==> run a <==
Design dualPortRAM, start of the top module:
module dualPortRAM(clk,rst,wr_en,rd_en,din,wr_add,rd_add,dout);
==> flow/config.mk <==
export PLATFORM = sky130hd
export DESIGN_NAME = dualPortRAM
export DESIGN_NICKNAME = dualPortRAM
export VERILOG_FILES = /design/flow/design.v
export SDC_FILE = /design/flow/constraint.sdc
export NUM_CORES = 4
export LEC_CHECK = 0
export ABC_AREA = 0
export CAP_MARGIN = 15
export CELL_PAD_IN_SITES_GLOBAL_PLACEMENT = 1
export CORE_MARGIN = 10
export CORE_UTILIZATION = 41
export CTS_CLUSTER_DIAMETER = 44
export CTS_CLUSTER_SIZE = 46
export GPL_ROUTABILITY_DRIVEN = 1
export GPL_TIMING_DRIVEN = 1
export MIN_ROUTING_LAYER = met2
export PLACE_DENSITY = 0.38
export SLEW_MARGIN = 20
==> flow/constraint.sdc <==
create_clock -name core_clock -period 6.25 [get_ports {clk}]
set_input_delay 1.2500 -clock core_clock [delete_from_list [all_inputs] [get_ports {clk}]]
set_output_delay 1.2500 -clock core_clock [all_outputs]
set_load 0.01 [all_outputs]
run.sh (not shown) runs the stock make flow with config.mk's settings and CLKGATE_MAP_FILE=.
==> run b (differences from run a) <==
CAP_MARGIN = 20   (was 15)
CELL_PAD_IN_SITES_GLOBAL_PLACEMENT = default   (was 1)
CORE_MARGIN = 2   (was 10)
CORE_UTILIZATION = 66   (was 41)
MIN_ROUTING_LAYER = default   (was met2)
PLACE_DENSITY = 0.65   (was 0.38)
SETUP_SLACK_MARGIN = -0.03   (was default)
==> flow/constraint.sdc (replaced) <==
create_clock -name core_clock -period 2.05 [get_ports {clk}]
set_input_delay 0.4100 -clock core_clock [delete_from_list [all_inputs] [get_ports {clk}]]
set_output_delay 0.4100 -clock core_clock [all_outputs]
set_load 0.01 [all_outputs]
==> run c (differences from run a) <==
CAP_MARGIN = 20   (was 15)
CELL_PAD_IN_SITES_GLOBAL_PLACEMENT = default   (was 1)
CORE_MARGIN = 2   (was 10)
CORE_UTILIZATION = 69   (was 41)
MIN_ROUTING_LAYER = default   (was met2)
PLACE_DENSITY = default   (was 0.38)
PLACE_DENSITY_LB_ADDON = 0.04   (was default)
SETUP_SLACK_MARGIN = 0.61   (was default)
==> flow/constraint.sdc (replaced) <==
create_clock -name core_clock -period 2.12 [get_ports {clk}]
set_input_delay 0.4240 -clock core_clock [delete_from_list [all_inputs] [get_ports {clk}]]
set_output_delay 0.4240 -clock core_clock [all_outputs]
set_load 0.01 [all_outputs]
==> summary of the runs <==
- Between run a and run b, the lower routed wire length is in run b (gap about 10%, measured against run b).
- Run b completed, yet does not pass: setup timing. Run c did not get past global routing (5_1_grt) on GRT-0116. Run a completed with no timing, DRC or antenna violations.
- Die area: run b is larger than run c (4.4%).
- Core utilization: run a is lower than run b (37 points).
- In run a the via count is higher than in run b, by about 16%.
- Worst setup slack: run a is better than run b (1.4 ns).

---

==> exp/raven: inputs <==
dualPortRAM again, from the RTL that the note above started with.
==> flow/config.mk <==
export PLATFORM = sky130hd
export DESIGN_NAME = dualPortRAM
export DESIGN_NICKNAME = dualPortRAM
export VERILOG_FILES = /design/flow/design.v
export SDC_FILE = /design/flow/constraint.sdc
export NUM_CORES = 4
export LEC_CHECK = 0
export ABC_AREA = 1
export CAP_MARGIN = 20
export CELL_PAD_IN_SITES_DETAIL_PLACEMENT = 1
export CELL_PAD_IN_SITES_GLOBAL_PLACEMENT = 2
export CORE_MARGIN = 10
export CORE_UTILIZATION = 40
export CTS_CLUSTER_SIZE = 54
export GPL_ROUTABILITY_DRIVEN = 0
export GPL_TIMING_DRIVEN = 1
export MAX_ROUTING_LAYER = met4
export MIN_ROUTING_LAYER = met2
export SLEW_MARGIN = 40
export TNS_END_PERCENT = 20
==> flow/constraint.sdc <==
create_clock -name core_clock -period 2.28 [get_ports {clk}]
set_input_delay 0.4560 -clock core_clock [delete_from_list [all_inputs] [get_ports {clk}]]
set_output_delay 0.4560 -clock core_clock [all_outputs]
set_load 0.01 [all_outputs]
==> inputs of exp/ember, as changes to exp/raven <==
ABC_AREA = default   (was 1)
CELL_PAD_IN_SITES_DETAIL_PLACEMENT = default   (was 1)
CELL_PAD_IN_SITES_GLOBAL_PLACEMENT = 3   (was 2)
CORE_ASPECT_RATIO = 1.42   (was default)
CORE_MARGIN = 2   (was 10)
CTS_CLUSTER_SIZE = default   (was 54)
GPL_TIMING_DRIVEN = default   (was 1)
MIN_ROUTING_LAYER = default   (was met2)
PLACE_DENSITY_LB_ADDON = 0.29   (was default)
SETUP_SLACK_MARGIN = -0.32   (was default)
SLEW_MARGIN = 20   (was 40)
TNS_END_PERCENT = default   (was 20)
==> flow/constraint.sdc (replaced) <==
create_clock -name core_clock -period 3.6 [get_ports {clk}]
set_input_delay 0.7200 -clock core_clock [delete_from_list [all_inputs] [get_ports {clk}]]
set_output_delay 0.7200 -clock core_clock [all_outputs]
set_load 0.01 [all_outputs]
==> inputs of exp/cedar, as changes to exp/raven <==
ABC_AREA = default   (was 1)
CAP_MARGIN = 5   (was 20)
CELL_PAD_IN_SITES_DETAIL_PLACEMENT = default   (was 1)
CELL_PAD_IN_SITES_GLOBAL_PLACEMENT = default   (was 2)
CORE_MARGIN = 2   (was 10)
CORE_UTILIZATION = 67   (was 40)
CTS_CLUSTER_SIZE = default   (was 54)
GPL_ROUTABILITY_DRIVEN = default   (was 0)
GPL_TIMING_DRIVEN = default   (was 1)
MAX_ROUTING_LAYER = default   (was met4)
MIN_ROUTING_LAYER = default   (was met2)
SETUP_SLACK_MARGIN = -0.21   (was default)
SLEW_MARGIN = 20   (was 40)
TNS_END_PERCENT = default   (was 20)
==> flow/constraint.sdc (replaced) <==
create_clock -name core_clock -period 2.22 [get_ports {clk}]
set_input_delay 0.4440 -clock core_clock [delete_from_list [all_inputs] [get_ports {clk}]]
set_output_delay 0.4440 -clock core_clock [all_outputs]
set_load 0.01 [all_outputs]
==> inputs of exp/umber, as changes to exp/raven <==
CAP_MARGIN = 5   (was 20)
CELL_PAD_IN_SITES_DETAIL_PLACEMENT = default   (was 1)
CELL_PAD_IN_SITES_GLOBAL_PLACEMENT = default   (was 2)
CORE_MARGIN = 2   (was 10)
CORE_UTILIZATION = 72   (was 40)
CTS_CLUSTER_SIZE = 15   (was 54)
GPL_ROUTABILITY_DRIVEN = default   (was 0)
GPL_TIMING_DRIVEN = default   (was 1)
MAX_ROUTING_LAYER = default   (was met4)
MIN_ROUTING_LAYER = default   (was met2)
PLACE_DENSITY = 0.94   (was default)
SETUP_SLACK_MARGIN = 0.65   (was default)
SLEW_MARGIN = 20   (was 40)
TNS_END_PERCENT = default   (was 20)
==> flow/constraint.sdc (replaced) <==
create_clock -name core_clock -period 2.22 [get_ports {clk}]
set_input_delay 0.4440 -clock core_clock [delete_from_list [all_inputs] [get_ports {clk}]]
set_output_delay 0.4440 -clock core_clock [all_outputs]
set_load 0.01 [all_outputs]
==> comparison <==
exp/raven reached the layout checks and failed them: setup timing. exp/umber did not get past global routing. exp/ember completed with no timing, DRC or antenna violations. exp/cedar reached the layout checks and failed them: setup timing. Clock skew, lowest first: exp/ember, exp/raven, exp/cedar. In exp/raven the critical path depth is lower than in exp/cedar, by 9. The lowest register-to-register slack belongs to exp/cedar, the highest to exp/ember. The lowest die size belongs to exp/umber, the highest to exp/raven.
